File: run.sh
#!/bin/bash
# the make line also repeats each setting of config.mk as NAME=value (left out here)
make -C /OpenROAD-flow-scripts/flow DESIGN_CONFIG=/design/flow/config.mk WORK_HOME=/design/flow/orfs CLKGATE_MAP_FILE= finish
File: config.mk
export PLATFORM = sky130hd
export DESIGN_NAME = cfg_test_top
export DESIGN_NICKNAME = cfg_test_top
export VERILOG_FILES = /design/flow/design.v
export SDC_FILE = /design/flow/constraint.sdc
export NUM_CORES = 4
export LEC_CHECK = 0
export ABC_AREA = 1
export CAP_MARGIN = 15
export CORE_MARGIN = 2
export CORE_UTILIZATION = 72
export CTS_CLUSTER_SIZE = 73
export GPL_ROUTABILITY_DRIVEN = 0
export HOLD_SLACK_MARGIN = 0.3
export SETUP_SLACK_MARGIN = -0.06
export SLEW_MARGIN = 20
File: design.v
module cfg_count_stat  #(
    parameter DATA_WIDTH = 1 
)(
    input                     clk,
    input                     rstn,
    input                     rd_count_mode,      
    input                     sample_mode,        
    input                     rd,
    input    [DATA_WIDTH-1:0] data_in,
    input                     data_in_vld,
    input                     wr,                 
    input    [31:0]           wr_data,
    output  reg [31:0]        data_out 
);
reg [31:0] data_tmp;
reg  data_in_r;
always @ (posedge clk)
begin
    if (!rstn)
        data_in_r <= 0;
    else
        data_in_r <= data_in;
end
always @ (posedge clk)
begin
    if (!rstn)
        data_out <= 0;
    else if(rd)begin
        if (sample_mode)
            if (data_in_vld)
                data_out <= data_tmp + data_in;
            else
                data_out <= data_tmp;
        else
            data_out <= data_tmp ;
    end
end
always @ (posedge clk)
begin
    if (!rstn)
        data_tmp <= 0;
    else if (wr)
        data_tmp <= wr_data;
    else if(data_in_vld)begin
        case ({rd,rd_count_mode,sample_mode})
        3'b000: data_tmp <= data_tmp + (data_in && !data_in_r);
        3'b001: data_tmp <= data_tmp + data_in;
        3'b010: data_tmp <= data_tmp + (data_in && !data_in_r);
        3'b011: data_tmp <= data_tmp + data_in;
        3'b100: data_tmp <= 0; 
        3'b101: data_tmp <= 0;
        3'b110: data_tmp <= data_tmp + (data_in && !data_in_r);
        3'b111: data_tmp <= data_tmp + data_in;
        endcase
    end
    else if (rd && !rd_count_mode) begin
        data_tmp <= 0;
    end
end
endmodule
module cfg#(
    parameter ADDR_WIDTH = 32,
    parameter DATA_WIDTH = 32
)(
    input                             clk          ,
    input                             rstn         ,
    input        [ADDR_WIDTH - 1 : 0] addr         ,
    input        [DATA_WIDTH - 1 : 0] wdata        ,
    output  reg  [DATA_WIDTH - 1 : 0] rdata        ,
    output  reg                       rdata_vld    ,
    input                             wr           ,
    input                             rd           ,
    output  reg  [DATA_WIDTH - 1 : 0] addr_0_2     ,
    output  reg  [DATA_WIDTH - 1 : 0] addr_0_3     ,
    output  reg  [DATA_WIDTH - 1 : 0] addr_0_4     ,
    output  reg  [DATA_WIDTH - 1 : 0] addr_1_0     ,
    output  reg  [DATA_WIDTH - 1 : 0] addr_1_1     ,
    output  reg  [DATA_WIDTH - 1 : 0] addr_1_2     ,
    output  reg  [DATA_WIDTH - 1 : 0] addr_1_3     ,
    output  reg  [DATA_WIDTH - 1 : 0] addr_1_4     ,
    input        [DATA_WIDTH - 1 : 0] addr_2_0     ,
    input        [DATA_WIDTH - 1 : 0] addr_2_1     ,
    input        [DATA_WIDTH - 1 : 0] addr_2_2     ,
    input        [DATA_WIDTH - 1 : 0] addr_2_3      
);
localparam  RD_COUNT_MODE_0   = 6'h0  ;   
localparam  SAMPLE_MODE_0   = 6'h1  ;   
localparam  ADDR_0_2   = 6'h2  ;   
localparam  ADDR_0_3   = 6'h3  ;   
localparam  ADDR_0_4   = 6'h4  ;   
localparam  ADDR_1_0   = 6'h10  ;   
localparam  ADDR_1_1   = 6'h11  ;   
localparam  ADDR_1_2   = 6'h12  ;   
localparam  ADDR_1_3   = 6'h13  ;   
localparam  ADDR_1_4   = 6'h14  ;   
localparam  ADDR_2_0   = 6'h20  ;   
localparam  ADDR_2_1   = 6'h21  ;   
localparam  ADDR_2_2   = 6'h22  ;   
localparam  ADDR_2_3   = 6'h23  ;   
reg rd_count_mode;
reg sample_mode;
reg rdata_vld_r ;
reg rd_r;
reg [31:0]  addr_r;
reg [DATA_WIDTH - 1 : 0] addr_2_3_cnt;      
always @ (posedge clk)
begin
    rd_r <= rd ;
    addr_r   <= addr ;
end
always @ (posedge clk)
begin
    rdata_vld_r <= rd ;
    rdata_vld   <= rdata_vld_r ;
end
always @ (posedge clk)
begin
    if (!rstn)begin
        rd_count_mode  <= 1'h0 ;
        sample_mode  <= 1'h0 ;
        addr_0_2  <= 32'h0 ;
        addr_0_3  <= 32'h0 ;
        addr_0_4  <= 32'h0 ;
        addr_1_0  <= 32'h0 ;
        addr_1_1  <= 32'h0 ;
        addr_1_2  <= 32'h0 ;
        addr_1_3  <= 32'h0 ;
        addr_1_4  <= 32'h0 ;
    end
    else if (wr) begin
        case (addr[5:0])
            RD_COUNT_MODE_0 :
                rd_count_mode <= wdata[0] ;
            SAMPLE_MODE_0 :
                sample_mode <= wdata[0] ;
            ADDR_0_2 :
                addr_0_2 <= wdata ;
            ADDR_0_3 :
                addr_0_3 <= wdata ;
            ADDR_0_4 :
                addr_0_4 <= wdata ;
            ADDR_1_0 :
                addr_1_0 <= wdata ;
            ADDR_1_1 :
                addr_1_1 <= wdata ;
            ADDR_1_2 :
                addr_1_2 <= wdata ;
            ADDR_1_3 :
                addr_1_3 <= wdata ;
            ADDR_1_4 :
                addr_1_4 <= wdata ;
        endcase
    end
end
always @ (posedge clk)
begin
    if (!rstn) begin
        rdata <= 32'b0;
    end
    else if (rd_r) begin
        case (addr_r[5:0])
            RD_COUNT_MODE_0:
                rdata <= {31'b0,rd_count_mode};
            SAMPLE_MODE_0:
                rdata <= {31'b0,sample_mode};
            ADDR_0_2:
                rdata <= addr_0_2;
            ADDR_0_3:
                rdata <= addr_0_3;
            ADDR_0_4:
                rdata <= addr_0_4;
            ADDR_1_0:
                rdata <= addr_1_0;
            ADDR_1_1:
                rdata <= addr_1_1;
            ADDR_1_2:
                rdata <= addr_1_2;
            ADDR_1_3:
                rdata <= addr_1_3;
            ADDR_1_4:
                rdata <= addr_1_4;
            ADDR_2_0:
                rdata <= addr_2_0;
            ADDR_2_1:
                rdata <= addr_2_1;
            ADDR_2_2:
                rdata <= addr_2_2;
            ADDR_2_3:
                rdata <= addr_2_3_cnt;
            default :
                rdata <= 32'hf0f0f0f0;
        endcase
    end
end
wire addr_2_3_rd;
assign addr_2_3_rd = (addr[5:0] == ADDR_2_3 ) ? rd : 1'b0;
cfg_count_stat  addr_2_3_stat(
    .clk(clk),
    .rstn(rstn),
    .rd_count_mode(rd_count_mode),
    .sample_mode(sample_mode),
    .rd(addr_2_3_rd),
    .data_in(addr_2_3[0]),
    .data_in_vld(1'b1),
    .wr(wr && (addr[5:0] == ADDR_2_3)),
    .wr_data(wdata),
    .data_out(addr_2_3_cnt) 
);
endmodule
module cfg_test#(
    parameter DATA_WIDTH = 32
)(
    input clk,
    input rstn,
    input        [DATA_WIDTH - 1 : 0] in_0_2     ,
    input        [DATA_WIDTH - 1 : 0] in_0_3     ,
    input        [DATA_WIDTH - 1 : 0] in_0_4     ,
    input        [DATA_WIDTH - 1 : 0] in_1_0     ,
    input        [DATA_WIDTH - 1 : 0] in_1_1     ,
    input        [DATA_WIDTH - 1 : 0] in_1_2     ,
    input        [DATA_WIDTH - 1 : 0] in_1_3     ,
    input        [DATA_WIDTH - 1 : 0] in_1_4     ,
    output       [DATA_WIDTH - 1 : 0] out_2_0     ,
    output       [DATA_WIDTH - 1 : 0] out_2_1     ,
    output       [DATA_WIDTH - 1 : 0] out_2_2     ,
    output       [DATA_WIDTH - 1 : 0] out_2_3      
);
reg [18:0] cnt;
reg [31:0] reg_0_2;
reg [31:0] reg_2_0;
assign out_2_1 = 1'b1;
assign out_2_2 = 1'b0;
assign out_2_0 = reg_2_0;
always @ (posedge clk)
begin
    if (!rstn)
        reg_0_2 <= 0;
    else
        reg_0_2 <= in_0_2;
end
always @ (posedge clk)
begin
    if (!rstn)
        reg_2_0 <= 0;
    else
        reg_2_0 <= reg_0_2 + 1;
end
always @ (posedge clk)
begin
    if (!rstn)
        cnt <= 0;
    else 
        cnt <= cnt +1;
end
assign out_2_3 = (cnt <100) ? 1'b0 :1'b1;
endmodule
module cfg_test_top(
    input clk ,
    input rstn ,
    input        [32 - 1 : 0] addr         ,
    input        [32 - 1 : 0] wdata        ,
    output       [32 - 1 : 0] rdata        ,
    output                    rdata_vld    ,
    input                     wr           ,
    input                     rd            
);
wire [31:0] in_0_2   ;
wire [31:0] in_0_3   ;
wire [31:0] in_0_4   ;
wire [31:0] in_1_0   ;
wire [31:0] in_1_1   ;
wire [31:0] in_1_2   ;
wire [31:0] in_1_3   ;
wire [31:0] in_1_4   ;
wire [31:0] out_2_0  ;
wire [31:0] out_2_1  ;
wire [31:0] out_2_2  ;
wire [31:0] out_2_3  ;
cfg_test cfg_test_u0(
    .clk        ( clk       ),
    .rstn       ( rstn      ),
    .in_0_2     ( in_0_2    ),
    .in_0_3     ( in_0_3    ),
    .in_0_4     ( in_0_4    ),
    .in_1_0     ( in_1_0    ),
    .in_1_1     ( in_1_1    ),
    .in_1_2     ( in_1_2    ),
    .in_1_3     ( in_1_3    ),
    .in_1_4     ( in_1_4    ),
    .out_2_0    ( out_2_0   ),
    .out_2_1    ( out_2_1   ),
    .out_2_2    ( out_2_2   ),
    .out_2_3    ( out_2_3   )  
);
cfg cfg_u0(
    .clk          (clk         ),
    .rstn         (rstn        ),
    .addr         (addr        ),
    .wdata        (wdata       ),
    .rdata        (rdata       ),
    .rdata_vld    (rdata_vld   ),
    .wr           (wr          ),
    .rd           (rd          ),
    .addr_0_2     (in_0_2     ),
    .addr_0_3     (in_0_3     ),
    .addr_0_4     (in_0_4     ),
    .addr_1_0     (in_1_0     ),
    .addr_1_1     (in_1_1     ),
    .addr_1_2     (in_1_2     ),
    .addr_1_3     (in_1_3     ),
    .addr_1_4     (in_1_4     ),
    .addr_2_0     (out_2_0    ),
    .addr_2_1     (out_2_1    ),
    .addr_2_2     (out_2_2    ),
    .addr_2_3     (out_2_3    ) 
);
endmodule
File: constraint.sdc
create_clock -name core_clock -period 2.06 [get_ports {clk}]
set_input_delay 0.4120 -clock core_clock [delete_from_list [all_inputs] [get_ports {clk}]]
set_output_delay 0.4120 -clock core_clock [all_outputs]
set_load 0.01 [all_outputs]
==> qor.csv, run 1 <==
metric,value,unit
outcome,"complete, but fails checks",
Layout Check Failures,setup timing,
pre-CTS WS,-0.3649,ns
Hold WS,0.3463,ns
routed wire length,72.38,mm
Gate power share,0.051,
maxcap violations,0,
Worst Reg-to-Reg Cells,14,
chip width,172.6,um
Clock Power,8500,uW
"slowest stage delay, CP",0.35,ns
synthesized instance count,3041,
Internal,14000,uW
Nets,3214,
Log Warnings,61,
first-pass GRT wire length,110.9,mm
Flop pwr share,0.482,
Setup crit end,cfg_u0.addr_2_3_stat.data_tmp[24],
Worst Path Arrival,2.78,ns
Fin Clk Skew,0.02877,ns
H-tree Lvls,2,
area fraction in xor and xnor cells,0.007275,
crit start category,flop,
Post-synth ARST share,0,
critical path depth,14,
CP Class,flop to flop,
area after detailed placement,0.02223,mm^2
clock latency at the later pin of the worst-skew pair,0.57,ns
Num CTS Buffers,45,
Setup crit start,cfg_test_u0.cnt[6],
Hold WC Path Type,primary input to flop,
sequence of cells on the critical path,nand2_2 -> o2111ai_2 -> buf_6 -> ha_4 -> ha_4 -> nand2_2 -> nor2_4 -> nand2_4 -> nor2_4 -> nand3_1 -> nand3_1 -> nand3_1 -> nand2_1 -> inv_1,
clock-pin slew on the worst setup and hold paths,0.07,ns
DR vias/cell,6.296,
YS chip area,0.02047,mm^2
post-route clock period utilization,1.128,
Leak,0.01012,uW
Sw Ratio,0.2308,
Yosys top cell by area,dfxtp_1,
Yosys Instances,3041,
fillcell total,1526,
detailed-route wire length per cell,20.38,um
die area,0.02979,mm^2
"count leader, synth",nand2_1,
Critical R2R Capture,cfg_u0.addr_2_3_stat.data_tmp[24],
Final Hold Viols,0,
r2r setup slk,-0.26,ns
DP Wirelength,45.68,mm
DRT iter0 DRCs,3656,
top cells by count,"nand2_1, nor2_1, dfxtp_1",
Remaining DRCs,0,
Worst Hold End,cfg_u0.rdata_vld_r,
biggest area cells,"dfxtp_1, nand2_1, o21ai_0",
Clock Power Share,0.467,
FF+latch area,0.008942,mm^2
slowest CP cell,dfxtp_2,
"Seq share, synth",0.4363,
HP Start,rd,
Max VDD drop,0.7887,mV
routed vias,22364,
die span in y,172.6,um
Synth Warn #,3,
Logic area,0.01004,mm^2
diode count,0,
Adders+Majority by Area,0.003668,
crit path capture type,flop,
GR Overflow Total,0,
Top delay family on crit path,simple AND/OR/NAND/NOR gates,
Final setup violation count,54,
CTS root buffer,clkbuf_16,
Final WS setup,-0.2636,ns
fin crit period,2.324,ns
Avg Inst Size Synth,6.730,um^2
CTS sink cnt,446,
Clock Path Buffers,3,
area grow syn2layout,19.56,%
Compound-Gate Fraction of Synth Area,0.1758,
Rel. slew slack,0.5886,
vias in the first global route,21068,
largest net degree at the start of global routing,128,
RSZ-0062 raised after global routing,yes,
CTS tree,yes,
Post-Syn Area,0.02047,mm^2
Top logic family,simple AND/OR/NAND/NOR gates,
CP dominant cell by count,nand3_1,
Sequential Power,8770,uW
Worst EP required,2.51,ns
Final ANT Viol Nets,0,
# IOs,101,
Least-Margin Pin Slew,0.6152,ns
CP Max Fanout,4,
WP buf/inv,2,
antenna violations before repair,1,
max-slew violations,0,
setup TNS,-7.253,ns
number of distinct library cells after synthesis,41,
Post-synth EDFFs,0,
RR Startpoint,cfg_test_u0.cnt[6],
number of cells on the worst hold path,1,
achievable frequency,430.4,MHz
Final Power,18210,uW
Synth flops,446,
syn_nets,3115,
Top-area cell share,0.4363,
Pwr top,sequential cells,
total iterations of the first detailed-routing run,10,
most used flip-flop cell,dfxtp_1,
mux share,0,
Net Switching,4203,uW
I/O Buffers,74,
P per Cell Area,744.0,mW/mm^2
simple share,0.2763,
gr usage total,0.4640,
Comb power,934,uW
design area,0.02447,mm^2
# rows,61,
CORE AREA,0.02786,mm^2
Init Core Util,0.7347,
==> cell type report <==
type | instances | share of cell area
clock inverters | 15 | 0.008386
inverters | 351 | 0.05415
clock buffers | 66 | 0.05420
well taps | 378 | 0.01933
multi-input cells | 2079 | 0.4105
flip-flops and latches | 446 | 0.3654
repair buffers | 217 | 0.08800
==> repair_timing <==
item                       in CTS  in global routing
resized                        63                100
buffers inserted                2                 11
hold buffers                    1                  0
setup endpoints to repair      53                 55
hold endpoints to repair        8                  0
pin swaps                      20                 46
==> metal layers <==
layer  vias up  share of wire  track usage
li1       9967              -            -
met1     10015           0.35       0.5686
met2      1861           0.43       0.7159
met3       519           0.13       0.1014
met4         2          0.090       0.3561
met5         -        0.00015            0
==> per-stage QoR <==
step / cells / util
floorplan: 3041 / -
global placement: 3459 / 0.7980
detailed placement: 3459 / 0.7980
CTS: 3542 / 0.8624
global route: 3552 / 0.8784
finish: 3552 / 0.8784
==> run 2, diff against run 1 <==
- ABC_AREA: 1 -> unset
- CAP_MARGIN: 15 -> 20
- CORE_UTILIZATION: 72 -> 40
- CTS_CLUSTER_SIZE: 73 -> unset
- GPL_ROUTABILITY_DRIVEN: 0 -> unset
- HOLD_SLACK_MARGIN: 0.3 -> unset
- SETUP_SLACK_MARGIN: -0.06 -> unset
- clock period: 2.06 -> 5.08 ns (I/O delays scaled with it)
==> run 2 against run 1 <==
Compared with the run above: now clean on timing, DRC and antenna; worst hold slack gained 0.10 ns; non-clock buffer count shrank 100; combinational power shrank 69%; core utilization shrank 42 points; maximum frequency shrank 24%; highest routed layer is now met4; via count shrank 22%; routed wire length shrank 7.8%; die size grew 65%; first-iteration DRC count shrank 49%; critical path type unchanged; worst setup slack gained 2.3 ns; clock skew shrank 0.0018 ns; sequential power shrank about 60%.
==> qor.csv, run 2 <==
metric,value,unit,change
"slowest stage delay, CP",0.93,ns,+0.58 ns
Final Hold Viols,0,,unchanged
"Seq share, synth",0.4700,,+0.03376
Init Core Util,0.4063,,-0.3284
DR vias/cell,5.950,,-5.5%
Setup crit start,cfg_u0.addr_r[4],,
top cells by count,"nand2_1, dfxtp_1, a21oi_1",,
area after detailed placement,0.01998,mm^2,-10%
Top-area cell share,0.4700,,+0.03376
crit path capture type,flop,,
diode count,0,,unchanged
Top delay family on crit path,simple AND/OR/NAND/NOR gates,,
CTS sink cnt,446,,unchanged
simple share,0.2434,,-0.03295
I/O Buffers,74,,unchanged
detailed-route wire length per cell,22.74,um,+12%
antenna violations before repair,0,,-1
setup TNS,0,ns,+7.253 ns
area grow syn2layout,12.69,%,
Yosys top cell by area,dfxtp_1,,
clock-pin slew on the worst setup and hold paths,0.06,ns,about the same
die span in y,221.9,um,+29%
H-tree Lvls,2,,unchanged
Setup crit end,cfg_u0.rdata[0],,
area fraction in xor and xnor cells,0.03596,,+0.02869
Nets,2374,,-26%
fillcell total,4550,,+200%
Compound-Gate Fraction of Synth Area,0.1939,,+0.01809
Clock Path Buffers,3,,unchanged
Sw Ratio,0.2342,,+0.003361
DP Wirelength,40.31,mm,-12%
Rel. slew slack,0.2881,,-0.3005
total iterations of the first detailed-routing run,6,,-4
Max VDD drop,0.2611,mV,-67%
Logic area,0.009189,mm^2,-8.5%
Clock Power,3280,uW,-61%
number of distinct library cells after synthesis,65,,+59%
DRT iter0 DRCs,1851,,-49%
CP Class,flop to flop,,
Avg Inst Size Synth,8.076,um^2,+20%
slowest CP cell,and3b_1,,
r2r setup slk,2.01,ns,+2.27 ns
Flop pwr share,0.499,,+0.017
# IOs,101,,unchanged
post-cts sizing count,0,,-100%
FF+latch area,0.008929,mm^2,-0.15%
achievable frequency,325.8,MHz,-24%
final cell count without fillers,2936,,-17%
HP Start,cfg_u0.addr_1_0[0],,
Final ANT Viol Nets,0,,unchanged
CP Max Fanout,36,,+32
hold_buf cts,0,,-1
Hold WC Path Type,flop to flop,,
largest net degree at the start of global routing,142,,+11%
sequence of cells on the critical path,nor4b_4 -> buf_4 -> and3b_1 -> buf_4 -> a22oi_1 -> nand3_1 -> a22o_1,,
Worst Path Arrival,3.60,ns,+0.82 ns
mux share,0.005072,,+0.005072
Comb power,288,uW,-69%
CTS tree,yes,,
YS chip area,0.01900,mm^2,-7.2%
Log Warnings,56,,-8.2%
Synth flops,446,,unchanged
Post-synth EDFFs,0,,unchanged
crit start category,flop,,
Adders+Majority by Area,0.003952,,+0.0002839
max-slew violations,0,,unchanged
Pwr top,sequential cells,,
first-pass GRT wire length,100.1,mm,-9.7%
Clock Power Share,0.461,,-0.006
critical path depth,7,,-7
Worst Reg-to-Reg Cells,7,,-7
Gate power share,0.041,,-0.010
Post-Syn Area,0.01900,mm^2,-7.2%
Num CTS Buffers,47,,+4.4%
post-route clock period utilization,0.6043,,-0.5237
fin crit period,3.070,ns,+0.7459 ns
Worst Hold End,cfg_u0.addr_1_0[0],,
GR Overflow Total,0,,unchanged
routed vias,17470,,-22%
synthesized instance count,2352,,-23%
number of cells on the worst hold path,2,,+1
chip width,221.9,um,+29%
maxcap violations,0,,unchanged
Net Switching,1668,uW,-60%
P per Cell Area,332.7,mW/mm^2,-55%
Post-synth ARST share,0,,unchanged
Hold WS,0.4493,ns,+0.1029 ns
CP dominant cell by count,buf_4,,
Least-Margin Pin Slew,1.067,ns,+0.4520 ns
die area,0.04925,mm^2,+65%
vias in the first global route,16385,,-22%
Leak,0.006954,uW,-31%
GP Congestion,0.8526,,
WP buf/inv,2,,unchanged
Internal,5453,uW,-61%
Fin Clk Skew,0.02700,ns,-0.001764 ns
"count leader, synth",nand2_1,,
biggest area cells,"dfxtp_1, nand2_1, a21oi_1",,
placed insts,2858,,-17%
RR Startpoint,cfg_u0.addr_r[4],,
clock latency at the later pin of the worst-skew pair,0.60,ns,+0.03 ns
outcome,finished clean,,
Sequential Power,3550,uW,-60%
Worst EP required,5.61,ns,+3.10 ns
Final setup violation count,0,,-100%
syn_nets,2426,,-22%
RSZ-0062 raised after global routing,no,,
gr usage total,0.2645,,-0.1995
Top logic family,simple AND/OR/NAND/NOR gates,,
Yosys Instances,2352,,-23%
most used flip-flop cell,dfxtp_1,,
Synth Warn #,3,,unchanged
routed wire length,66.77,mm,-7.8%
Remaining DRCs,0,,unchanged
CTS root buffer,clkbuf_16,,
Critical R2R Capture,cfg_u0.rdata[0],,
CORE AREA,0.04675,mm^2,+68%
post-CTS setup buffer count,0,,-2
# rows,79,,+30%
design area,0.02141,mm^2,-13%
[run 2: through the flow]
| step | power [uW] | setup slack [ns] | utilization |
|---|---|---|---|
| final | 7121 | 2.010 | 0.4578 |
| after global routing | 7306 | 1.798 | 0.4578 |
| after CTS | 7154 | 2.100 | 0.4578 |
| after detailed placement | 3913 | 1.565 | 0.4273 |
| after global placement | 3909 | 1.570 | 0.4273 |
| after floorplan | 3762 | 2.701 | - |
[run 2: final cells by class]
cell class	instances	area share
clock buffer	71	0.06383
multi-input combinational	1681	0.4293
inverter	7	0.001578
timing repair buffer	117	0.05004
sequential	446	0.4171
tap	607	0.03548
clock inverter	7	0.002689
[run 2: layer usage]
layer	up-vias	routed length (um)	track usage
met1	8518	29120	0.3638
met4	0	1814	0.08893
li1	8102	-	-
met3	109	5062	0.03220
met5	-	0	0
met2	741	30760	0.4302
==> run 3, diff against run 2 <==
- ABC_AREA: unset -> 1
- CORE_UTILIZATION: 40 -> 70
- CTS_CLUSTER_SIZE: unset -> 72
- clock period: 5.08 -> 1.99 ns (I/O delays scaled with it)
==> run 3 against run 2 <==
Compared with the run above: final cell count is 22% higher; die size down 38%; first-iteration DRC count up 81%; the layout now fails its checks (setup timing).
==> qor.csv, run 3 <==
metric,value,unit,change
"slowest stage delay, CP",0.36,ns,-0.57 ns
Flop pwr share,0.494,,-0.005
vias in the first global route,21175,,+29%
Nets,3252,,+37%
Post-synth ARST share,0,,unchanged
fin crit period,2.416,ns,-0.6537 ns
routed vias,22360,,+28%
most used flip-flop cell,dfxtp_1,,
Num CTS Buffers,45,,-4.3%
Least-Margin Pin Slew,0.6743,ns,-0.3929 ns
Synth flops,446,,unchanged
Clock Path Buffers,3,,unchanged
mux share,0,,-0.005072
gr usage total,0.4571,,+0.1926
antenna violations before repair,1,,+1
routed wire length,73.71,mm,+10%
total iterations of the first detailed-routing run,8,,+2
Clock Power,8290,uW,+150%
CORE AREA,0.02878,mm^2,-38%
achievable frequency,413.9,MHz,+27%
Worst Hold End,cfg_u0.addr_2_3_stat.data_in_r,,
chip width,175.0,um,-21%
slowest CP cell,nor4_4,,
post-route clock period utilization,1.214,,+0.6097
pre-CTS WS,-0.4246,ns,-1.989 ns
Yosys top cell by area,dfxtp_1,,
maxcap violations,0,,unchanged
Clock Power Share,0.451,,-0.010
largest net degree at the start of global routing,69,,-51%
syn_nets,3115,,+28%
placed insts,3491,,+22%
first-pass GRT wire length,111.0,mm,+11%
top cells by count,"nand2_1, nor2_1, dfxtp_1",,
outcome,"complete, but fails checks",,
H-tree Lvls,2,,unchanged
CTS root buffer,clkbuf_16,,
Leak,0.01022,uW,+47%
I/O Buffers,74,,unchanged
simple share,0.2763,,+0.03295
Final Hold Viols,0,,unchanged
DP Wirelength,47.06,mm,+17%
Synth Warn #,3,,unchanged
biggest area cells,"dfxtp_1, nand2_1, o21ai_0",,
CTS tree,yes,,
r2r setup slk,-0.43,ns,-2.44 ns
die span in y,175.0,um,-21%
"count leader, synth",nand2_1,,
die area,0.03062,mm^2,-38%
CP Class,flop to flop,,
# rows,62,,-22%
clock-pin slew on the worst setup and hold paths,0.06,ns,about the same
Final WS setup,-0.4258,ns,-2.436 ns
Worst Path Arrival,2.87,ns,-0.73 ns
Adders+Majority by Area,0.003668,,-0.0002839
Final ANT Viol Nets,0,,unchanged
final core utilization,0.8670,,+0.4091
CP Max Fanout,5,,-86%
Yosys Instances,3041,,+29%
Critical R2R Capture,cfg_u0.addr_2_3_stat.data_tmp[16],,
DRT iter0 DRCs,3343,,+81%
Log Warnings,57,,+1.8%
Final setup violation count,58,,+58
Init Core Util,0.7111,,+0.3048
Gate power share,0.055,,+0.014
Pwr top,sequential cells,,
CTS sink cnt,446,,unchanged
clock latency at the later pin of the worst-skew pair,0.57,ns,-0.03 ns
Max VDD drop,0.8111,mV,+210%
Hold WC Path Type,primary input to flop,,
Top-area cell share,0.4363,,-0.03376
Setup crit start,cfg_test_u0.cnt[13],,
sequence of cells on the critical path,nor4_4 -> o2111ai_4 -> nand2_2 -> inv_2 -> ha_4 -> ha_4 -> nand2_4 -> nor2_4 -> nand2_4 -> nor2_2 -> or2_4 -> nand3_2 -> nand3_2 -> nand2_1 -> inv_1,,
final cell count without fillers,3593,,+22%
Post-Syn Area,0.02047,mm^2,+7.7%
synthesized instance count,3041,,+29%
RSZ-0062 raised after global routing,yes,,
# IOs,101,,unchanged
GP Congestion,0.9817,,+15%
YS chip area,0.02047,mm^2,+7.7%
Net Switching,4429,uW,+170%
Rel. slew slack,0.5491,,+0.2610
number of distinct library cells after synthesis,41,,-37%
Setup crit end,cfg_u0.addr_2_3_stat.data_tmp[16],,
Compound-Gate Fraction of Synth Area,0.1758,,-0.01809
area fraction in xor and xnor cells,0.007275,,-0.02869
number of cells on the worst hold path,3,,+1
critical path depth,15,,+8
detailed-route wire length per cell,20.51,um,-9.8%
RR Startpoint,cfg_test_u0.cnt[13],,
Sequential Power,9090,uW,+160%
area grow syn2layout,21.92,%,
"Seq share, synth",0.4363,,-0.03376
crit path capture type,flop,,
GR Overflow Total,0,,unchanged
Remaining DRCs,0,,unchanged
Worst EP required,2.45,ns,-3.16 ns
Post-synth EDFFs,0,,unchanged
P per Cell Area,736.7,mW/mm^2,+120%
Internal,13950,uW,+160%
Layout Check Failures,setup timing,,
Fin Clk Skew,0.02039,ns,-0.006613 ns
DR vias/cell,6.223,,+4.6%
HP Start,rstn,,
crit start category,flop,,
diode count,0,,unchanged
Sw Ratio,0.2409,,+0.006734
Top logic family,simple AND/OR/NAND/NOR gates,,
Avg Inst Size Synth,6.730,um^2,-17%
Comb power,1010,uW,+250%
max-slew violations,0,,unchanged
Hold WS,0.2304,ns,-0.2189 ns
Top delay family on crit path,simple AND/OR/NAND/NOR gates,,
Worst Reg-to-Reg Cells,15,,+8
WP buf/inv,2,,unchanged
run 3: cell type report:
| type | instances | area [um^2] |
|---|---|---|
| flip-flops and latches | 446 | 8941 |
| repair inverters | 1 | 5.005 |
| multi-input cells | 2079 | 10270 |
| fillers | 1614 | 3829 |
| inverters | 351 | 1334 |
| clock buffers | 59 | 1219 |
| well taps | 384 | 480.5 |
| clock inverters | 19 | 177.7 |
| repair buffers | 254 | 2520 |
run 3: timing repair:
item | CTS | global route
pin swaps | 39 | 42
cloned | 0 | 1
hold buffers | 0 | 0
endpoints found under the setup margin | 60 | 81
endpoints found under the hold margin | 0 | 0
buffers inserted | 10 | 16
resized | 95 | 107
run 3: metal layers:
layer	global-route usage	part of all wire	vias to the layer above
li1	-	-	10014
met1	0.5688	0.35	10088
met2	0.7284	0.44	1770
met3	0.08551	0.13	486
met4	0.2990	0.083	2
met5	0	0.00043	-
run 3: through the flow:
step	power, uW	cell area, um^2	TNS, ns
after floorplan	9735	20590	-0.03495
after global placement	10170	22610	-33.29
after detailed placement	10200	22610	-46.78
after CTS	18210	24420	-8.936
after global routing	18740	24950	-17.97
final	18380	24950	-15.31
==> run 4, diff against run 3 <==
- ABC_AREA: 1 -> unset
- CORE_UTILIZATION: 70 -> 69
- CTS_CLUSTER_SIZE: 72 -> unset
- clock period: 1.99 -> 2.57 ns (I/O delays scaled with it)
==> run 4 against run 3 <==
Compared with the run above: clock skew down 0.00071 ns; the run now finishes clean; synthesized area down 7.2%; total power down 24%; routed wire length down 14%; largest cell class unchanged.
==> qor.csv, run 4 <==
metric,value,unit,change
outcome,finished clean,,
Log Warnings,57,,unchanged
Leak,0.007380,uW,-28%
Clock Power,6310,uW,-24%
Gate power share,0.042,,-0.013
Init Core Util,0.7029,,-0.008242
Yosys Instances,2352,,-23%
Final Hold Viols,0,,unchanged
Num CTS Buffers,44,,-2.2%
gr usage total,0.4310,,-0.02610
die span in y,169.9,um,-2.9%
first-pass GRT wire length,96.21,mm,-13%
Comb power,582,uW,-42%
simple share,0.2434,,-0.03295
max-slew violations,0,,unchanged
CP dominant cell by count,buf_4,,
hold_buf cts,0,,unchanged
sequence of cells on the critical path,nor4_1 -> buf_4 -> and2_1 -> a2111oi_1 -> buf_4 -> nand4_1 -> a22o_1,,
number of cells on the worst hold path,2,,-1
Top logic family,simple AND/OR/NAND/NOR gates,,
total iterations of the first detailed-routing run,8,,unchanged
"count leader, synth",nand2_1,,
H-tree Lvls,2,,unchanged
diode count,0,,unchanged
Fin Clk Skew,0.01968,ns,-0.0007076 ns
Compound-Gate Fraction of Synth Area,0.1939,,+0.01809
CTS tree,yes,,
DRT iter0 DRCs,2453,,-27%
Worst Reg-to-Reg Cells,7,,-8
Internal,10770,uW,-23%
routed vias,18475,,-17%
RR Startpoint,cfg_u0.addr_r[5],,
"Seq share, synth",0.4700,,+0.03376
achievable frequency,401.7,MHz,-3.0%
crit start category,flop,,
CTS sink cnt,446,,unchanged
CTS root buffer,clkbuf_16,,
final core utilization,0.8087,,-0.05826
HP Start,cfg_u0.addr_1_3[17],,
Post-synth ARST share,0,,unchanged
GR Overflow Total,0,,unchanged
area fraction in xor and xnor cells,0.03596,,+0.02869
crit path capture type,flop,,
largest net degree at the start of global routing,120,,+74%
setup TNS,0,ns,+15.31 ns
Worst EP required,3.01,ns,+0.56 ns
Rel. slew slack,0.2336,,-0.3155
post-CTS setup buffer count,0,,-10
mux share,0.005072,,+0.005072
post-route clock period utilization,0.9686,,-0.2454
Pwr top,sequential cells,,
P per Cell Area,636.4,mW/mm^2,-14%
Hold WS,0.4515,ns,+0.2211 ns
maxcap violations,0,,unchanged
biggest area cells,"dfxtp_1, nand2_1, a21oi_1",,
Adders+Majority by Area,0.003952,,+0.0002839
WP buf/inv,2,,unchanged
Setup crit start,cfg_u0.addr_r[5],,
Synth Warn #,3,,unchanged
Clock Path Buffers,3,,unchanged
Post-Syn Area,0.01900,mm^2,-7.2%
Sequential Power,7020,uW,-23%
Top-area cell share,0.4700,,+0.03376
slowest CP cell,a2111oi_1,,
Worst Hold End,cfg_u0.addr_1_3[17],,
chip width,169.9,um,-2.9%
CP Max Fanout,14,,+9
synthesized instance count,2352,,-23%
# rows,60,,-3.2%
Nets,2431,,-25%
Final setup violation count,0,,-100%
r2r setup slk,0.08,ns,+0.51 ns
Max VDD drop,0.6638,mV,-18%
fin crit period,2.489,ns,+0.07347 ns
Setup crit end,cfg_u0.rdata[18],,
syn_nets,2426,,-22%
Yosys top cell by area,dfxtp_1,,
"slowest stage delay, CP",0.63,ns,+0.27 ns
Clock Power Share,0.454,,+0.003
Net Switching,3141,uW,-29%
clock latency at the later pin of the worst-skew pair,0.55,ns,-0.02 ns
number of distinct library cells after synthesis,65,,+59%
Synth flops,446,,unchanged
Avg Inst Size Synth,8.076,um^2,+20%
I/O Buffers,74,,unchanged
Remaining DRCs,0,,unchanged
CORE AREA,0.02703,mm^2,-6.1%
Final ANT Viol Nets,0,,unchanged
Worst Path Arrival,2.93,ns,+0.06 ns
Top delay family on crit path,AND-OR/OR-AND gates,,
Flop pwr share,0.504,,+0.010
Post-synth EDFFs,0,,unchanged
routed wire length,63.05,mm,-14%
Hold WC Path Type,flop to flop,,
area grow syn2layout,15.06,%,
DR vias/cell,6.765,,+8.7%
YS chip area,0.01900,mm^2,-7.2%
RSZ-0062 raised after global routing,yes,,
critical path depth,7,,-8
clock-pin slew on the worst setup and hold paths,0.06,ns,about the same
vias in the first global route,17772,,-16%
die area,0.02887,mm^2,-5.7%
antenna violations before repair,0,,-1
CP Class,flop to flop,,
GP Congestion,0.9975,,+1.6%
detailed-route wire length per cell,23.09,um,+13%
top cells by count,"nand2_1, dfxtp_1, a21oi_1",,
Critical R2R Capture,cfg_u0.rdata[18],,
# IOs,101,,unchanged
DP Wirelength,39.17,mm,-17%
most used flip-flop cell,dfxtp_1,,
Sw Ratio,0.2258,,-0.01510
Least-Margin Pin Slew,1.145,ns,+0.4711 ns
run 4: timing repair:
item	in CTS	in global routing
gates resized	1	19
setup endpoints to repair	1	19
pin swaps	0	6
run 4: cell type report:
class	instances	area, um^2
clock buffer	68	1311
clock inverter	11	95.09
fill	1785	5170
inverter	7	33.78
multi-input combinational	1681	9273
sequential	446	8929
tap	341	426.7
timing repair buffer	177	1788
run 4: routing by layer:
layer	track usage	part of all wire
met3	0.08558	0.12
met2	0.6715	0.44
met5	0	0
met1	0.5418	0.37
met4	0.2951	0.072
run 4: stage by stage:
step	setup slack, ns	std cells	area, um^2	total power, uW
floorplan	0.2514	2352	19000	7437
global placement	0.05851	2652	20350	7716
detailed placement	-0.02305	2652	20350	7725
CTS	0.003693	2731	21760	13870
global route	-0.02274	2731	21860	14200
finish	0.08069	2731	21860	13910
==> run 5, diff against run 4 <==
- ABC_AREA: unset -> 1
- CAP_MARGIN: 20 -> 15
- CORE_UTILIZATION: 69 -> 72
- CTS_CLUSTER_SIZE: unset -> 32
- GPL_ROUTABILITY_DRIVEN: unset -> 0
- HOLD_SLACK_MARGIN: unset -> 0.3
- PLACE_DENSITY_LB_ADDON: unset -> 0.01
- SETUP_SLACK_MARGIN: unset -> 0.61
- clock period: 2.57 -> 2.06 ns (I/O delays scaled with it)
==> run 5 against run 4 <==
Compared with the run above: the flow now stops in global routing (5_1_grt); synthesized cell count up 29%; synthesized area up 7.7%; die size up 3.2%.
==> qor.csv, run 5 <==
metric,value,unit,change
most used flip-flop cell,dfxtp_1,,
Num CTS Buffers,45,,+2.3%
Compound-Gate Fraction of Synth Area,0.1758,,-0.01809
gr usage total,0.7268,,
YS chip area,0.02047,mm^2,+7.7%
Avg Inst Size Synth,6.730,um^2,-17%
simple share,0.2763,,+0.03295
Post-synth EDFFs,0,,unchanged
I/O Buffers,74,,unchanged
top cells by count,"nand2_1, nor2_1, dfxtp_1",,
H-tree Lvls,2,,unchanged
die span in y,172.6,um,+1.6%
CTS sink cnt,446,,unchanged
Post-synth ARST share,0,,unchanged
Init Core Util,0.7347,,+0.03178
synthesized instance count,3041,,+29%
Yosys top cell by area,dfxtp_1,,
mux share,0,,-0.005072
# rows,61,,+1.7%
Synth flops,446,,unchanged
outcome,aborted with a tool error,,
"count leader, synth",nand2_1,,
Post-Syn Area,0.02047,mm^2,+7.7%
Error Message,[ERROR GRT-0116] Global routing finished with congestion. Check the congestion regions in the DRC Viewer.,,
Halt Stage,global routing (5_1_grt),,
"Seq share, synth",0.4363,,-0.03376
Clock Path Buffers,3,,unchanged
Synth Warn #,3,,unchanged
syn_nets,3115,,+28%
chip width,172.6,um,+1.6%
CTS root buffer,clkbuf_16,,
Top logic family,simple AND/OR/NAND/NOR gates,,
# IOs,101,,unchanged
DP Wirelength,45.37,mm,+16%
GR Overflow Total,2,,
die area,0.02979,mm^2,+3.2%
Adders+Majority by Area,0.003668,,-0.0002839
biggest area cells,"dfxtp_1, nand2_1, o21ai_0",,
number of distinct library cells after synthesis,41,,-37%
Top-area cell share,0.4363,,-0.03376
CORE AREA,0.02786,mm^2,+3.1%
Yosys Instances,3041,,+29%
area fraction in xor and xnor cells,0.007275,,-0.02869
==> run 5: repair_timing <==
action                                  4_1_cts
setup buffers                                71
cloned                                       11
hold buffers                                  4
hold endpoints to repair                      4
endpoints found under the setup margin      411
resized                                     555
pin swaps                                   162
==> run 5: per-layer routing <==
layer | GRT overflow | GRT usage
met5 | 1 | 0.1282
met4 | 0 | 0.7226
met3 | 0 | 0.5383
met2 | 1 | 0.9198
met1 | 0 | 0.7395
==> run 5: stage by stage <==
stage / setup slack (ns) / area (um^2) / instances
2_1_floorplan: 0.04599 / 20800 / 3041
3_3_place_gp: -0.2753 / 22550 / 3458
3_5_place_dp: -0.3677 / 22550 / 3458
4_1_cts: -0.1243 / 26540 / 3628
==> run 6, diff against run 5 <==
- ABC_AREA: 1 -> 0
- CAP_MARGIN: 15 -> 20
- CELL_PAD_IN_SITES_DETAIL_PLACEMENT: unset -> 1
- CORE_UTILIZATION: 72 -> 58
- CTS_CLUSTER_SIZE: 32 -> 68
- GPL_ROUTABILITY_DRIVEN: 0 -> unset
- HOLD_SLACK_MARGIN: 0.3 -> unset
- MAX_ROUTING_LAYER: unset -> met5
- MIN_ROUTING_LAYER: unset -> met1
- PLACE_DENSITY_LB_ADDON: 0.01 -> 0.22
- SETUP_SLACK_MARGIN: 0.61 -> 0.23
- clock period: 2.06 -> 3.3 ns (I/O delays scaled with it)
==> run 6 against run 5 <==
Compared with the run above: synthesized area down 7.2%; synthesized cell count fell by 23%; die size increased by 15%; the run now finishes clean.
==> qor.csv, run 6 <==
metric,value,unit,change
Rel. slew slack,0.2390,,
sequence of cells on the critical path,nor4_2 -> o2111ai_2 -> nor2b_1 -> ha_1 -> ha_1 -> mux2i_2 -> nand2b_4 -> nor2_1 -> xnor2_1 -> o21ai_0,,
Clock Path Buffers,3,,unchanged
Synth flops,446,,unchanged
Adders+Majority by Area,0.003952,,+0.0002839
Yosys Instances,2352,,-23%
Worst Reg-to-Reg Cells,10,,
Setup crit end,cfg_u0.addr_2_3_stat.data_tmp[8],,
Worst EP required,3.75,ns,
# IOs,101,,unchanged
DR vias/cell,7.640,,
number of distinct library cells after synthesis,65,,+59%
I/O Buffers,74,,unchanged
Log Warnings,57,,
Num CTS Buffers,46,,+2.2%
CP Max Fanout,7,,
Post-Syn Area,0.01900,mm^2,-7.2%
Sw Ratio,0.2429,,
Hold WC Path Type,flop to flop,,
die span in y,185.0,um,+7.2%
routed vias,21362,,
syn_nets,2426,,-22%
RR Startpoint,cfg_test_u0.cnt[17],,
Setup crit start,cfg_test_u0.cnt[17],,
Clock Power Share,0.503,,
Clock Power,6040,uW,
Synth Warn #,3,,unchanged
CTS tree,yes,,
simple share,0.2434,,-0.03295
largest net degree at the start of global routing,186,,
crit path capture type,flop,,
WP buf/inv,0,,
Final Hold Viols,0,,
Critical R2R Capture,cfg_u0.addr_2_3_stat.data_tmp[8],,
setup TNS,0,ns,
Least-Margin Pin Slew,1.113,ns,
DP Wirelength,49.60,mm,+9.3%
GR Overflow Total,0,,
CTS root buffer,clkbuf_16,,
P per Cell Area,553.1,mW/mm^2,
r2r setup slk,0.07,ns,
final core utilization,0.6712,,
Avg Inst Size Synth,8.076,um^2,+20%
Yosys top cell by area,dfxtp_1,,
Gate power share,0.042,,
Init Core Util,0.5868,,-0.1478
Worst Hold End,cfg_u0.addr_1_4[26],,
gr usage total,0.5628,,
YS chip area,0.01900,mm^2,-7.2%
achievable frequency,310.0,MHz,
CP Class,flop to flop,,
post-route clock period utilization,0.9776,,
Top-area cell share,0.4700,,+0.03376
clock-pin slew on the worst setup and hold paths,0.07,ns,
"slowest stage delay, CP",0.44,ns,
Flop pwr share,0.456,,
Pwr top,the clock network,,
Nets,2386,,
total iterations of the first detailed-routing run,8,,
slowest CP cell,nor4_2,,
mux share,0.005072,,+0.005072
first-pass GRT wire length,143.2,mm,
CP dominant cell by count,ha_1,,
clock latency at the later pin of the worst-skew pair,0.61,ns,
"Seq share, synth",0.4700,,+0.03376
die area,0.03422,mm^2,+15%
chip width,185.0,um,+7.2%
DRT iter0 DRCs,3725,,
Max VDD drop,0.4823,mV,
Remaining DRCs,0,,
Compound-Gate Fraction of Synth Area,0.1939,,+0.01809
number of cells on the worst hold path,2,,
synthesized instance count,2352,,-23%
area fraction in xor and xnor cells,0.03596,,+0.02869
Net Switching,2918,uW,
Sequential Power,5480,uW,
GP Congestion,0.8658,,
critical path depth,10,,
CORE AREA,0.03237,mm^2,+16%
H-tree Lvls,2,,unchanged
Post-synth EDFFs,0,,unchanged
maxcap violations,0,,
antenna violations before repair,3,,
Final ANT Viol Nets,0,,
outcome,finished clean,,
vias in the first global route,22958,,
HP Start,cfg_u0.addr_1_4[26],,
Top delay family on crit path,simple AND/OR/NAND/NOR gates,,
Fin Clk Skew,0.02623,ns,
RSZ-0062 raised after global routing,yes,,
max-slew violations,0,,
most used flip-flop cell,dfxtp_1,,
Comb power,499,uW,
area grow syn2layout,14.37,%,
top cells by count,"nand2_1, dfxtp_1, a21oi_1",,
Leak,0.007183,uW,
Worst Path Arrival,3.68,ns,
biggest area cells,"dfxtp_1, nand2_1, a21oi_1",,
Top logic family,simple AND/OR/NAND/NOR gates,,
detailed-route wire length per cell,34.31,um,
fillcell total,3752,,
"count leader, synth",nand2_1,,
CTS sink cnt,446,,unchanged
Internal,9098,uW,
Final setup violation count,0,,
routed wire length,95.92,mm,
crit start category,flop,,
Post-synth ARST share,0,,unchanged
fin crit period,3.226,ns,
# rows,66,,+8.2%
run 6: stage by stage:
step                instances  setup WS (ns)  cell area (um^2)  power, uW  hold slack [ns]
floorplan                2352         0.9814             19000       5792           0.3290
global placement         2705         0.4728             19940       6004           0.4369
detailed placement       2705         0.2137             19940       6029           0.4462
CTS                      2791         0.2149             21660      11860           0.4633
global route             2793        0.03108             21720      12140           0.4903
finish                   2796        0.07378             21730      12020           0.4630
run 6: what timing repair did:
action,in CTS,in global routing
gates resized,4,11
hold endpoints to repair,0,0
buffers inserted,0,0
endpoints found under the setup margin,11,23
pin swaps,0,0
hold buffers,0,0
run 6: routing by layer:
layer / wire length (um) / vias to the layer above / global-route usage
met2: 40550 / 2177 / 0.8225
li1: - / 8136 / -
met5: 32 / - / 0.01630
met1: 30660 / 10073 / 0.6128
met3: 13970 / 974 / 0.2420
met4: 10710 / 2 / 0.5206
run 6: cell type report:
| class | count | area [um^2] | area share |
|---|---|---|---|
| diodes | 4 | 10.01 | 0.0004607 |
| clock buffers | 59 | 1314 | 0.06047 |
| clock inverters | 27 | 391.6 | 0.01803 |
| inverters | 7 | 33.78 | 0.001555 |
| multi-input cells | 1681 | 9254 | 0.4259 |
| flip-flops and latches | 446 | 8929 | 0.4110 |
| well taps | 442 | 553.0 | 0.02545 |
| repair buffers | 130 | 1241 | 0.05713 |
==> run 7, diff against run 6 <==
- ABC_AREA: 0 -> unset
- CAP_MARGIN: 20 -> 5
- CELL_PAD_IN_SITES_DETAIL_PLACEMENT: 1 -> unset
- CORE_UTILIZATION: 58 -> 72
- CTS_CLUSTER_SIZE: 68 -> 37
- MAX_ROUTING_LAYER: met5 -> unset
- MIN_ROUTING_LAYER: met1 -> unset
- PLACE_DENSITY: unset -> 0.64
- PLACE_DENSITY_LB_ADDON: 0.22 -> unset
- SETUP_SLACK_MARGIN: 0.23 -> unset
- clock period: 3.3 -> 3.4 ns (I/O delays scaled with it)
==> run 7 against run 6 <==
Compared with the run above: maximum frequency is 3.9% higher; clock-buffer cell count grew 4; clock power decreased by 15%; via count is 13% lower; synthesized cell count unchanged; global-route usage fell by 12 points; die size is 19% lower; largest cell class unchanged.
==> qor.csv, run 7 <==
metric,value,unit,change
HP Start,cfg_u0.addr_1_2[27],,
Flop pwr share,0.487,,+0.031
design area,0.02133,mm^2,-1.8%
Top delay family on crit path,simple AND/OR/NAND/NOR gates,,
hold_buf cts,0,,unchanged
crit path capture type,flop,,
Final setup violation count,0,,unchanged
Setup crit start,cfg_test_u0.cnt[5],,
largest net degree at the start of global routing,186,,unchanged
Top logic family,simple AND/OR/NAND/NOR gates,,
crit start category,flop,,
Hold WS,0.4529,ns,-0.01012 ns
Worst Reg-to-Reg Cells,9,,-1
Log Warnings,60,,+5.3%
Sw Ratio,0.2253,,-0.01753
Pwr top,sequential cells,,
I/O Buffers,74,,unchanged
Final ANT Viol Nets,0,,unchanged
post-CTS setup buffer count,0,,unchanged
maxcap violations,0,,unchanged
Comb power,434,uW,-13%
Clock Path Buffers,3,,unchanged
DR vias/cell,6.901,,-9.7%
Max VDD drop,0.5699,mV,+18%
CP Class,flop to flop,,
CTS tree,yes,,
Compound-Gate Fraction of Synth Area,0.1939,,unchanged
number of distinct library cells after synthesis,65,,unchanged
outcome,finished clean,,
mux share,0.005072,,unchanged
Post-synth EDFFs,0,,unchanged
CTS root buffer,clkbuf_16,,
# rows,59,,-11%
vias in the first global route,17729,,-23%
DP Wirelength,38.31,mm,-23%
Setup crit end,cfg_u0.addr_2_3_stat.data_out[26],,
fillcell total,1681,,-55%
routed vias,18501,,-13%
Yosys top cell by area,dfxtp_1,,
Synth flops,446,,unchanged
Gate power share,0.040,,-0.002
Clock Power,5150,uW,-15%
"count leader, synth",nand2_1,,
r2r setup slk,0.30,ns,+0.22 ns
most used flip-flop cell,dfxtp_1,,
Leak,0.007097,uW,-1.2%
area fraction in xor and xnor cells,0.03596,,unchanged
DRT iter0 DRCs,3048,,-18%
number of cells on the worst hold path,2,,unchanged
Fin Clk Skew,0.01966,ns,-0.006577 ns
detailed-route wire length per cell,23.79,um,-31%
top cells by count,"nand2_1, dfxtp_1, a21oi_1",,
slowest CP cell,nor4b_1,,
critical path depth,9,,-1
simple share,0.2434,,unchanged
GR Overflow Total,0,,unchanged
P per Cell Area,510.5,mW/mm^2,-7.7%
Yosys Instances,2352,,unchanged
Nets,2385,,-0.042%
RSZ-0062 raised after global routing,no,,
total iterations of the first detailed-routing run,7,,-1
clock latency at the later pin of the worst-skew pair,0.55,ns,-0.06 ns
Top-area cell share,0.4700,,unchanged
Avg Inst Size Synth,8.076,um^2,unchanged
Rel. slew slack,0.2411,,+0.002100
syn_nets,2426,,unchanged
die span in y,166.4,um,-10%
fin crit period,3.104,ns,-0.1217 ns
first-pass GRT wire length,97.85,mm,-32%
Least-Margin Pin Slew,1.134,ns,+0.02143 ns
die area,0.02770,mm^2,-19%
Post-Syn Area,0.01900,mm^2,unchanged
antenna violations before repair,1,,-2
Init Core Util,0.7310,,+0.1442
Remaining DRCs,0,,unchanged
Synth Warn #,3,,unchanged
Adders+Majority by Area,0.003952,,unchanged
biggest area cells,"dfxtp_1, nand2_1, a21oi_1",,
Worst Hold End,cfg_u0.addr_1_2[27],,
sequence of cells on the critical path,nand2_1 -> o2111ai_1 -> ha_1 -> ha_1 -> nand2_1 -> nor3_1 -> nor4b_1 -> xnor2_1 -> a211oi_1,,
achievable frequency,322.1,MHz,+3.9%
Worst EP required,3.86,ns,+0.11 ns
post-route clock period utilization,0.9131,,-0.06456
RR Startpoint,cfg_test_u0.cnt[5],,
GP Congestion,0.9515,,+9.9%
gr usage total,0.4466,,-0.1162
setup TNS,0,ns,unchanged
clock-pin slew on the worst setup and hold paths,0.07,ns,about the same
max-slew violations,0,,unchanged
area grow syn2layout,12.27,%,
Sequential Power,5300,uW,-3%
Internal,8434,uW,-7.3%
chip width,166.4,um,-10%
routed wire length,63.79,mm,-33%
Worst Path Arrival,3.56,ns,-0.12 ns
Hold WC Path Type,flop to flop,,
Net Switching,2453,uW,-16%
YS chip area,0.01900,mm^2,unchanged
WP buf/inv,0,,unchanged
post-cts sizing count,0,,-4
Post-synth ARST share,0,,unchanged
CP Max Fanout,6,,-1
Final Hold Viols,0,,unchanged
synthesized instance count,2352,,unchanged
H-tree Lvls,2,,unchanged
CORE AREA,0.02598,mm^2,-20%
Clock Power Share,0.473,,-0.030
# IOs,101,,unchanged
Num CTS Buffers,44,,-4.3%
CTS sink cnt,446,,unchanged
"Seq share, synth",0.4700,,unchanged
Critical R2R Capture,cfg_u0.addr_2_3_stat.data_out[26],,
"slowest stage delay, CP",0.55,ns,+0.11 ns
area after detailed placement,0.01979,mm^2,-0.75%
-- run 7: final cells by class --
| cell class | instances | area (um^2) | area share |
|---|---|---|---|
| antenna | 1 | 2.502 | 0.0001173 |
| clock buffer | 63 | 1334 | 0.06254 |
| clock inverter | 17 | 203.9 | 0.009563 |
| inverter | 7 | 33.78 | 0.001584 |
| multi-input combinational | 1681 | 9179 | 0.4304 |
| sequential | 446 | 8929 | 0.4187 |
| tap | 335 | 419.2 | 0.01965 |
| timing repair buffer | 131 | 1226 | 0.05750 |
-- run 7: layer usage --
layer / track usage / up-vias / part of all wire
li1: - / 8143 / -
met1: 0.5518 / 8698 / 0.35
met2: 0.7133 / 1315 / 0.45
met3: 0.1010 / 345 / 0.12
met4: 0.2751 / 0 / 0.071
met5: 0 / - / 0
-- run 7: metrics by stage --
stage                     setup slack [ns]    util  instances  total power, uW
after floorplan                      1.081       -       2352             5622
after global placement              0.4255  0.7614       2600             5819
after detailed placement            0.4137  0.7614       2600             5830
after CTS                           0.4251  0.8206       2680            10830
after global routing                0.1315  0.8206       2680            11080
final                               0.2955  0.8207       2681            10890
==> run 8, diff against run 7 <==
- ABC_AREA: unset -> 1
- CAP_MARGIN: 5 -> 20
- CORE_UTILIZATION: 72 -> 65
- CTS_CLUSTER_SIZE: 37 -> unset
- PLACE_DENSITY: 0.64 -> unset
- clock period: 3.4 -> 4.11 ns (I/O delays scaled with it)
==> run 8 against run 7 <==
Compared with the run above: final cell count up 29%; design area up 6.8%; via count up 9.5%; core utilization down 8.2 points; maximum frequency down 5.4%; synthesized cell count up 29%; still clean; clock skew down 0.0054 ns.
==> qor.csv, run 8 <==
metric,value,unit,change
area fraction in xor and xnor cells,0.007275,,-0.02869
maxcap violations,0,,unchanged
largest net degree at the start of global routing,164,,-12%
Final ANT Viol Nets,0,,unchanged
routed vias,20265,,+9.5%
CP dominant cell by count,nand2_1,,
setup TNS,0,ns,unchanged
fillcell total,2527,,+50%
Top delay family on crit path,AND-OR/OR-AND gates,,
post-cts sizing count,0,,unchanged
Remaining DRCs,0,,unchanged
global routing met3 resource utilization,0.06939,,-0.03160
Setup crit end,cfg_u0.addr_2_3_stat.data_out[12],,
YS chip area,0.02047,mm^2,+7.7%
Worst Reg-to-Reg Cells,13,,+4
Sequential Power,4400,uW,-17%
number of distinct library cells after synthesis,41,,-37%
Final setup violation count,0,,unchanged
Worst EP required,4.55,ns,+0.69 ns
met1 usage,0.5173,,-0.03450
antenna violations before repair,5,,+4
Post-synth EDFFs,0,,unchanged
Hold WC Path Type,flop to flop,,
CP Class,flop to flop,,
routed wire length,65.33,mm,+2.4%
Fin Clk Skew,0.01425,ns,-0.005406 ns
Final WS setup,0.8294,ns,+0.5339 ns
fin crit period,3.281,ns,+0.1761 ns
Init Core Util,0.6638,,-0.06719
die area,0.03292,mm^2,+19%
Final Hold Viols,0,,unchanged
M2 GR Usage,0.6132,,-0.1001
Comb power,418,uW,-4%
Gate power share,0.045,,+0.005
Avg Inst Size Synth,6.730,um^2,-17%
GR Overflow Total,0,,unchanged
CP Max Fanout,7,,+1
detailed-route wire length per cell,18.91,um,-21%
hold_buf cts,0,,unchanged
synthesized instance count,3041,,+29%
CTS tree,yes,,
Flop pwr share,0.476,,-0.011
HP Start,cfg_u0.addr_0_2[9],,
Post-Syn Area,0.02047,mm^2,+7.7%
Net Switching,2074,uW,-15%
Synth Warn #,3,,unchanged
crit start category,flop,,
"slowest stage delay, CP",0.80,ns,+0.25 ns
Nets,3097,,+30%
Pwr top,the clock network,,
Worst Path Arrival,3.72,ns,+0.16 ns
# rows,64,,+8.5%
outcome,finished clean,,
# IOs,101,,unchanged
post-CTS setup buffer count,0,,unchanged
top cells by count,"nand2_1, nor2_1, dfxtp_1",,
simple share,0.2763,,+0.03295
gr usage total,0.3946,,-0.05199
H-tree Lvls,2,,unchanged
RR Startpoint,cfg_test_u0.cnt[5],,
clock-pin slew on the worst setup and hold paths,0.06,ns,about the same
placed insts,3371,,+30%
RSZ-0062 raised after global routing,no,,
critical path depth,13,,+4
slowest CP cell,o2111ai_1,,
Yosys top cell by area,dfxtp_1,,
DR vias/cell,5.865,,-15%
number of cells on the worst hold path,2,,unchanged
CTS root buffer,clkbuf_16,,
GRT Max-Usage Layer,met2,,
Clock Power,4430,uW,-14%
die span in y,181.4,um,+9.0%
vias in the first global route,18867,,+6.4%
total iterations of the first detailed-routing run,8,,+1
diode count,0,,-1
r2r setup slk,0.83,ns,+0.53 ns
Compound-Gate Fraction of Synth Area,0.1758,,-0.01809
Worst Hold End,cfg_test_u0.reg_0_2[9],,
P per Cell Area,405.7,mW/mm^2,-21%
biggest area cells,"dfxtp_1, nand2_1, o21ai_0",,
final cell count without fillers,3455,,+29%
Sw Ratio,0.2244,,-0.0009169
CORE AREA,0.03083,mm^2,+19%
Top-area cell share,0.4363,,-0.03376
chip width,181.4,um,+9.0%
crit path capture type,flop,,
syn_nets,3115,,+28%
"count leader, synth",nand2_1,,
Yosys Instances,3041,,+29%
WP buf/inv,1,,+1
mux share,0,,-0.005072
GP Congestion,0.9242,,-2.9%
Max VDD drop,0.3482,mV,-39%
achievable frequency,304.8,MHz,-5.4%
DRT iter0 DRCs,2285,,-25%
Log Warnings,56,,-6.7%
DP Wirelength,43.14,mm,+13%
Adders+Majority by Area,0.003668,,-0.0002839
"Seq share, synth",0.4363,,-0.03376
Leak,0.009259,uW,+30%
clock latency at the later pin of the worst-skew pair,0.55,ns,about the same
Setup crit start,cfg_test_u0.cnt[5],,
Clock Path Buffers,3,,unchanged
Internal,7168,uW,-15%
I/O Buffers,74,,unchanged
most used flip-flop cell,dfxtp_1,,
Clock Power Share,0.479,,+0.006
area grow syn2layout,11.31,%,
Critical R2R Capture,cfg_u0.addr_2_3_stat.data_out[12],,
Post-synth ARST share,0,,unchanged
Synth flops,446,,unchanged
first-pass GRT wire length,102.7,mm,+4.9%
Rel. slew slack,0.3018,,+0.06076
Least-Margin Pin Slew,1.045,ns,-0.08948 ns
post-route clock period utilization,0.7982,,-0.1149
max-slew violations,0,,unchanged
pre-CTS WS,0.8375,ns,+0.4238 ns
Num CTS Buffers,46,,+4.5%
sequence of cells on the critical path,nand2_1 -> o2111ai_1 -> ha_1 -> ha_1 -> nand2_1 -> nor2_4 -> nand2_1 -> nor2_1 -> nand2_1 -> nand3_1 -> o21ai_0 -> o21ai_0 -> inv_1,,
Top logic family,simple AND/OR/NAND/NOR gates,,
CTS sink cnt,446,,unchanged
[run 8: layout make-up]
type                            count  area (um^2)  area share
Inverter                          351         1321     0.05800
Tap cell                          396        495.5     0.02175
Timing Repair Buffer               99        944.7     0.04147
Multi-Input combinational cell   2079         9483      0.4163
Clock buffer                       69         1368     0.06003
Sequential cell                   446         8929      0.3919
Clock inverter                     15        240.2     0.01055
[run 8: per-stage QoR]
| stage | hold WS [ns] | utilization | total power, uW | cell area, um^2 |
|---|---|---|---|---|
| after floorplan | 0.3290 | - | 4713 | 20470 |
| after global placement | 0.4171 | 0.6867 | 4886 | 21170 |
| after CTS | 0.4282 | 0.7389 | 9234 | 22780 |
| final | 0.4316 | 0.7389 | 9242 | 22780 |
| after global routing | 0.4455 | 0.7389 | 9472 | 22780 |
| after detailed placement | 0.4198 | 0.6867 | 4895 | 21170 |
[run 8: metal layers]
layer  vias to the layer above  part of all wire
li1                       9701                 -
met1                      9315              0.40
met2                      1012              0.43
met3                       235             0.099
met4                         2             0.063
met5                         -           0.00018
==> run 9, diff against run 8 <==
- ABC_AREA: 1 -> unset
- CAP_MARGIN: 20 -> 0
- CELL_PAD_IN_SITES_GLOBAL_PLACEMENT: unset -> 1
- CORE_UTILIZATION: 65 -> 31
- CTS_CLUSTER_DIAMETER: unset -> 104
- GPL_ROUTABILITY_DRIVEN: unset -> 0
- GPL_TIMING_DRIVEN: unset -> 0
- MAX_ROUTING_LAYER: unset -> met4
- PLACE_DENSITY: unset -> 0.57
- SETUP_SLACK_MARGIN: unset -> 0.12
- SLEW_MARGIN: 20 -> 40
- TNS_END_PERCENT: unset -> 85
- clock period: 4.11 -> 2.06 ns (I/O delays scaled with it)
==> run 9 against run 8 <==
Compared with the run above: maximum frequency increased by 33%; combinational power rose by 130%; core utilization decreased by 31 points; design area up 14%; critical path depth shrank 3; register-to-register slack lost 1.2 ns; synthesized area down 7.2%; worst setup slack lost 1.2 ns; sequential share of layout area shrank 4.4 points; sequential power increased by 99%; now fails the layout checks on setup timing; routed wire length increased by 22%.
==> qor.csv, run 9 <==
metric,value,unit,change
Leak,0.009113,uW,-1.6%
syn_nets,2426,,-22%
Yosys top cell by area,dfxtp_1,,
Clock Power,9530,uW,+120%
total iterations of the first detailed-routing run,8,,unchanged
Setup crit end,cfg_u0.addr_2_3_stat.data_tmp[15],,
Setup crit start,cfg_test_u0.cnt[5],,
simple share,0.2434,,-0.03295
Final setup violation count,77,,+77
Worst Hold End,cfg_u0.addr_r[0],,
pre-CTS WS,-1.644,ns,-2.482 ns
first-pass GRT wire length,114.9,mm,+12%
fin crit period,2.472,ns,-0.8082 ns
I/O Buffers,43,,-42%
clock latency at the later pin of the worst-skew pair,0.61,ns,+0.06 ns
Max VDD drop,0.6314,mV,+81%
HP Start,addr[0],,
crit start category,flop,,
Adders+Majority by Area,0.003952,,+0.0002839
slowest CP cell,or4_4,,
diode count,0,,unchanged
CTS tree,yes,,
Log Warnings,55,,-1.8%
CP Class,flop to flop,,
final core utilization,0.4276,,-0.3113
biggest area cells,"dfxtp_1, nand2_1, a21oi_1",,
DP Wirelength,57.44,mm,+33%
gr usage total,0.2514,,-0.1433
max-slew violations,0,,unchanged
Rel. slew slack,0.4347,,+0.1329
routed vias,18272,,-9.8%
Worst Path Arrival,3.01,ns,-0.71 ns
Final WS setup,-0.4124,ns,-1.242 ns
Hold WC Path Type,primary input to flop,,
Avg Inst Size Synth,8.076,um^2,+20%
WP buf/inv,2,,+1
sequence of cells on the critical path,nand2_4 -> o2111ai_4 -> ha_4 -> buf_6 -> nand2_1 -> or4_4 -> buf_8 -> o21a_4 -> or4_4 -> nand3_2,,
Top logic family,simple AND/OR/NAND/NOR gates,,
top cells by count,"nand2_1, dfxtp_1, a21oi_1",,
Top delay family on crit path,simple AND/OR/NAND/NOR gates,,
area fraction in xor and xnor cells,0.03596,,+0.02869
number of distinct library cells after synthesis,65,,+59%
Sw Ratio,0.2455,,+0.02107
Top-area cell share,0.4700,,+0.03376
Net Switching,4722,uW,+130%
antenna violations before repair,0,,-5
Gate power share,0.050,,+0.005
H-tree Lvls,2,,unchanged
Post-Syn Area,0.01900,mm^2,-7.2%
Nets,2649,,-14%
number of cells on the worst hold path,1,,-1
Synth flops,446,,unchanged
outcome,"complete, but fails checks",,
area grow syn2layout,36.12,%,
# IOs,101,,unchanged
Worst EP required,2.60,ns,-1.95 ns
RSZ-0062 raised after global routing,yes,,
Logic area,0.01090,mm^2,+15%
maxcap violations,0,,unchanged
Clock Path Buffers,3,,unchanged
Comb power,966,uW,+130%
fillcell total,5921,,+130%
RR Startpoint,cfg_test_u0.cnt[5],,
Least-Margin Pin Slew,0.8479,ns,-0.1968 ns
Post-synth EDFFs,0,,unchanged
detailed-route wire length per cell,23.43,um,+24%
"Seq share, synth",0.4700,,+0.03376
Sequential Power,8740,uW,+99%
Critical R2R Capture,cfg_u0.addr_2_3_stat.data_tmp[15],,
"slowest stage delay, CP",0.43,ns,-0.37 ns
critical path depth,10,,-3
hold_buf cts,0,,unchanged
CTS sink cnt,446,,unchanged
CORE AREA,0.06047,mm^2,+96%
die span in y,251.5,um,+39%
most used flip-flop cell,dfxtp_1,,
Worst Reg-to-Reg Cells,10,,-3
Num CTS Buffers,53,,+15%
CTS root buffer,clkbuf_16,,
GR Overflow Total,0,,unchanged
vias in the first global route,17308,,-8.3%
r2r setup slk,-0.41,ns,-1.24 ns
P per Cell Area,743.9,mW/mm^2,+83%
Post-synth ARST share,0,,unchanged
clock-pin slew on the worst setup and hold paths,0.06,ns,about the same
Internal,14510,uW,+100%
FF+latch area,0.009002,mm^2,+0.83%
post-route clock period utilization,1.200,,+0.4020
DR vias/cell,5.373,,-8.4%
Final ANT Viol Nets,0,,unchanged
Yosys Instances,2352,,-23%
Final Hold Viols,0,,unchanged
Layout Check Failures,setup timing,,
Remaining DRCs,0,,unchanged
YS chip area,0.01900,mm^2,-7.2%
synthesized instance count,2352,,-23%
CP dominant cell by count,or4_4,,
routed wire length,79.69,mm,+22%
largest net degree at the start of global routing,14,,-91%
"count leader, synth",nand2_1,,
achievable frequency,404.5,MHz,+33%
Flop pwr share,0.455,,-0.021
Compound-Gate Fraction of Synth Area,0.1939,,+0.01809
Synth Warn #,3,,unchanged
Init Core Util,0.3141,,-0.3497
Clock Power Share,0.495,,+0.016
crit path capture type,flop,,
mux share,0.005072,,+0.005072
CP Max Fanout,7,,unchanged
Pwr top,the clock network,,
chip width,251.5,um,+39%
# rows,90,,+41%
Fin Clk Skew,0.01905,ns,+0.004803 ns
die area,0.06327,mm^2,+92%
DRT iter0 DRCs,1458,,-36%
run 9: area by class of cell:
class	count	share of cell area
Sequential cell	446	0.3482
Inverter	7	0.001016
Multi-Input combinational cell	1681	0.4215
Timing Repair Buffer	168	0.06518
Clock inverter	21	0.006629
Tap cell	782	0.03784
Buffer	218	0.05884
Clock buffer	78	0.06082
run 9: metrics by stage:
step	instance area, um^2	std cells	hold slack [ns]	power, uW	setup TNS, ns
after global placement	20560	3177	0.4385	9713	-478.84
final	25860	3401	0.07695	19240	-16.78
after global routing	25860	3401	0.08550	19790	-22.35
after detailed placement	20640	3179	0.4432	9733	-399.17
after CTS	24800	3359	0.1377	19320	-12.51
after floorplan	19150	2352	0.3290	9280	-0.3126
run 9: repair_timing:
action,in CTS,in global routing
gates resized,447,217
gates cloned,3,7
setup endpoints to repair,407,368
pin swaps,142,123
setup buffers,78,38
run 9: routing by layer:
metal | share of wire | routed length [um] | global-route usage | vias to the layer above
met5 | 0 | 0 | - | -
met4 | 0.030 | 2373 | 0.07109 | 0
met3 | 0.047 | 3745 | 0.02559 | 111
met2 | 0.45 | 36140 | 0.3979 | 504
met1 | 0.47 | 37430 | 0.3408 | 8973
li1 | - | - | - | 8684
Power is estimated from default activity; no workload was simulated.
